== the baseline ==
// ifft_top
module ifft_top 
     (
         input   wire           clk           ,                 
         input   wire           rst           ,                 
		 input   wire           ifft_enable   ,                 
		 input   wire  [15:0]   in_0_real     ,                 
         input   wire  [15:0]   in_1_real     ,                 
         input   wire  [15:0]   in_2_real     ,                 
         input   wire  [15:0]   in_3_real     ,                 
         input   wire  [15:0]   in_4_real     ,                 
         input   wire  [15:0]   in_5_real     ,                 
         input   wire  [15:0]   in_6_real     ,                 
         input   wire  [15:0]   in_7_real     ,                 
         input   wire  [15:0]   in_8_real     ,                 
         input   wire  [15:0]   in_9_real     ,                 
         input   wire  [15:0]   in_10_real    ,                 
         input   wire  [15:0]   in_11_real    ,                 
		 input   wire  [15:0]   in_0_imag     ,                 
         input   wire  [15:0]   in_1_imag     ,                 
         input   wire  [15:0]   in_2_imag     ,                 
         input   wire  [15:0]   in_3_imag     ,                 
         input   wire  [15:0]   in_4_imag     ,                 
         input   wire  [15:0]   in_5_imag     ,                 
         input   wire  [15:0]   in_6_imag     ,                 
         input   wire  [15:0]   in_7_imag     ,                 
         input   wire  [15:0]   in_8_imag     ,                 
         input   wire  [15:0]   in_9_imag     ,                 
         input   wire  [15:0]   in_10_imag    ,                 
         input   wire  [15:0]   in_11_imag    ,                 
		 output  wire  [15:0]   ifft_out_real ,                 
		 output  wire  [15:0]   ifft_out_imag ,                 
		 output  wire           finish                          
     );
clock: 10.8 ns
lec_check: 0
abc_area: 1
cap_margin: 35
cell_pad_in_sites_detail_placement: 2
cell_pad_in_sites_global_placement: 1
core_margin: 3
core_utilization: 40
cts_cluster_diameter: 186
gpl_routability_driven: 1
hold_slack_margin: -0.07
max_routing_layer: met4
min_routing_layer: met1
slew_margin: 20
run.sh (not shown) runs the stock make flow with config.mk's settings and CLKGATE_MAP_FILE=.
Complete run, failing final checks: the baseline, reason setup timing.
For the candidate, these inputs were changed with respect to the baseline:
- a change of CORE_UTILIZATION from 40 to 68
- a deleted MAX_ROUTING_LAYER that had been met4
- a deleted HOLD_SLACK_MARGIN that had been -0.07
- a deleted CELL_PAD_IN_SITES_DETAIL_PLACEMENT that had been 2
- a deleted GPL_ROUTABILITY_DRIVEN that had been 1
- a deleted MIN_ROUTING_LAYER that had been met1
- a change of CORE_MARGIN from 3 to 2
- a change of CTS_CLUSTER_DIAMETER from 186 to 373
- a deleted CELL_PAD_IN_SITES_GLOBAL_PLACEMENT that had been 1
- a change of CAP_MARGIN from 35 to 20
- a change of the clock period (ns, I/O delays scaled along) from 10.8 to 6.77
==> results <==
As far as number of hold buffers added after cts goes, the candidate and the baseline are indistinguishable; the numbers are identical. On critical path depth in cells: between the baseline and the candidate, it ends up lower for the candidate. The baseline → the candidate: pre-CTS worst setup slack lost 2550 ps; worst setup slack lost 2660 ps. Summary — overall routing resource usage, the candidate relative to the baseline: higher, by 13 points. Complete run, failing final checks: the candidate, reason setup timing. Compared with the baseline, the candidate shows a higher net total in the final layout. For the clock power, the candidate came in about 37% higher than the baseline did. Of the candidate and the baseline, it is the candidate that has the higher fraction of power consumed by sequential logic.


run A:
ifft_top again, from the RTL that the note above started with.
==> flow/config.mk <==
export PLATFORM = sky130hd
export DESIGN_NAME = ifft_top
export DESIGN_NICKNAME = ifft_top
export VERILOG_FILES = /design/flow/design.v
export SDC_FILE = /design/flow/constraint.sdc
export NUM_CORES = 4
export LEC_CHECK = 0
export CAP_MARGIN = 20
export CELL_PAD_IN_SITES_GLOBAL_PLACEMENT = 0
export CORE_ASPECT_RATIO = 1.12
export CORE_MARGIN = 2
export CORE_UTILIZATION = 70
export CTS_CLUSTER_SIZE = 65
export GPL_ROUTABILITY_DRIVEN = 1
export GPL_TIMING_DRIVEN = 1
export MAX_ROUTING_LAYER = met5
export MIN_ROUTING_LAYER = met1
export PLACE_DENSITY_LB_ADDON = 0.01
export SETUP_SLACK_MARGIN = 2.29
export SLEW_MARGIN = 15
export TNS_END_PERCENT = 40
==> flow/constraint.sdc <==
create_clock -name core_clock -period 8.02 [get_ports {clk}]
set_input_delay 1.6040 -clock core_clock [delete_from_list [all_inputs] [get_ports {clk}]]
set_output_delay 1.6040 -clock core_clock [all_outputs]
set_load 0.01 [all_outputs]
In run A the implementation completed, yet the final layout does not meet the checks, the culprit being setup timing.
Changes in run B relative to run A:
diff --git a/flow/config.mk b/flow/config.mk
--- a/flow/config.mk
+++ b/flow/config.mk
@@ -11,3 +11,3 @@
 export CORE_MARGIN = 2
-export CORE_UTILIZATION = 70
+export CORE_UTILIZATION = 72
 export CTS_CLUSTER_SIZE = 65
@@ -18,3 +18,3 @@
 export PLACE_DENSITY_LB_ADDON = 0.01
-export SETUP_SLACK_MARGIN = 2.29
+export SETUP_SLACK_MARGIN = 0.36
 export SLEW_MARGIN = 15
==> flow/constraint.sdc <==
create_clock -name core_clock -period 12.1 [get_ports {clk}]
set_input_delay 2.4200 -clock core_clock [delete_from_list [all_inputs] [get_ports {clk}]]
set_output_delay 2.4200 -clock core_clock [all_outputs]
set_load 0.01 [all_outputs]
Findings:
Status: run B FAILED at 5_1_grt (tool error). Chip area estimate from yosys synthesis of run A is on par with run B. Multiplexer area fraction after synthesis: run A vs run B identical. Re synthesized netlist cell count: no difference whatsoever between run B and run A. Between run A and run B, the flow reports number of buffers created by CTS increasing slightly. Looking at number of rows in the core area, run B sits about 1.5% lower than run A does. Going from run A to run B, half-perimeter wire length after detailed placement shrinks by 2000 um. Number of gates given a new drive strength after cts: run B < run A. Summary — standard cell core area, run B relative to run A: lower, by 2.8%. On run B: height of the chip is about 1.4% lower than what run A gave. Die area down 0.0032 mm2 in run B wrt run A.
Here is what was changed in the inputs of run C compared with run B.
diff --git a/flow/config.mk b/flow/config.mk
--- a/flow/config.mk
+++ b/flow/config.mk
@@ -11,3 +11,3 @@
 export CORE_MARGIN = 2
-export CORE_UTILIZATION = 72
+export CORE_UTILIZATION = 70
 export CTS_CLUSTER_SIZE = 65
@@ -18,3 +18,3 @@
 export PLACE_DENSITY_LB_ADDON = 0.01
-export SETUP_SLACK_MARGIN = 0.36
+export SETUP_SLACK_MARGIN = 2.65
 export SLEW_MARGIN = 15
==> flow/constraint.sdc <==
create_clock -name core_clock -period 9.01 [get_ports {clk}]
set_input_delay 1.8020 -clock core_clock [delete_from_list [all_inputs] [get_ports {clk}]]
set_output_delay 1.8020 -clock core_clock [all_outputs]
set_load 0.01 [all_outputs]
--- outcome ---
[run C] flow finished | final checks: failed | reasons: setup timing. Going from run B to run C, post-DP HPWL shrank slightly. Diff run C..run B | synthesized-area fraction occupied by xor and xnor cells | negligible. Looking at y dimension of the die, run C sits above run B. | number of buffers inserted to repair setup after CTS | run C vs run B | 21 lower |. Number of CTS-inserted buffers came out exactly the same in run C and run B. The post-placement setup slack of run C falls short of that of run B by 3.10 ns. Looking at number of rows in the core area, run C sits about 1.6% above run B. Comparing run C and run B, the higher number of gates resized after CTS was measured on run B. Run C against run B: share of synthesized area spent on multiplexers held; die area has increased; die outline width now larger.
--- input diff run C..run D ---
diff --git a/flow/config.mk b/flow/config.mk
--- a/flow/config.mk
+++ b/flow/config.mk
@@ -8,8 +8,8 @@
 export CAP_MARGIN = 20
-export CELL_PAD_IN_SITES_GLOBAL_PLACEMENT = 0
+export CELL_PAD_IN_SITES_GLOBAL_PLACEMENT = 1
 export CORE_ASPECT_RATIO = 1.12
 export CORE_MARGIN = 2
-export CORE_UTILIZATION = 70
+export CORE_UTILIZATION = 60
 export CTS_CLUSTER_SIZE = 65
-export GPL_ROUTABILITY_DRIVEN = 1
+export GPL_ROUTABILITY_DRIVEN = 0
 export GPL_TIMING_DRIVEN = 1
==> flow/constraint.sdc <==
create_clock -name core_clock -period 9.11 [get_ports {clk}]
set_input_delay 1.8220 -clock core_clock [delete_from_list [all_inputs] [get_ports {clk}]]
set_output_delay 1.8220 -clock core_clock [all_outputs]
set_load 0.01 [all_outputs]
Results
Run D had finished all stages when the layout checks came back failing, citing setup timing.
Compared with run C, run D shows a tally of clock buffers in the finished layout that is about 1.6% higher.
The die used by run D is larger than the one used by run C.
Run D vs run C: peak supply drop down in run D
Run D against run C: final routed wirelength across all metal layers -9.3%, final cell count +287.
Against run C, area inside the core boundary in run D rose by more than 10%.
Run C -> run D: total combinational power decreased by a little under 10%
--- input diff run D..run E ---
diff --git a/flow/config.mk b/flow/config.mk
--- a/flow/config.mk
+++ b/flow/config.mk
@@ -8,6 +8,6 @@
 export CAP_MARGIN = 20
-export CELL_PAD_IN_SITES_GLOBAL_PLACEMENT = 1
+export CELL_PAD_IN_SITES_GLOBAL_PLACEMENT = 0
 export CORE_ASPECT_RATIO = 1.12
 export CORE_MARGIN = 2
-export CORE_UTILIZATION = 60
+export CORE_UTILIZATION = 71
 export CTS_CLUSTER_SIZE = 65
==> flow/constraint.sdc <==
create_clock -name core_clock -period 13.7 [get_ports {clk}]
set_input_delay 2.7400 -clock core_clock [delete_from_list [all_inputs] [get_ports {clk}]]
set_output_delay 2.7400 -clock core_clock [all_outputs]
set_load 0.01 [all_outputs]
--- outcome ---
Via count of the first global-routing pass in run E is about 3% above run D.
For the final instance area, run E came in about 4.5% lower than run D did.
In run E, the non-clock buffer count came out 38% below the value in run D.
Global-route track usage on met1 is higher on run E
Part of the total power dissipated in sequential elements sits lower in run E than in run D.
Lower number of filler instances in the final layout was reported by run E, not run D.
In the flow results for run D and run E, the portion of the clock cycle consumed by the worst path in the final layout is larger on run D.
Run E vs. run D: horizontal die dimension saw a decrease, clock network power saw a decrease.
Status: adder and majority cell fraction of the synthesized area parity (run E, run D)
From the logs: run E reached the end of the flow and failed the layout checks with setup timing.
Side by side, core utilization turned out higher in run E than in run D.
Power is estimated from default activity; no workload was simulated.
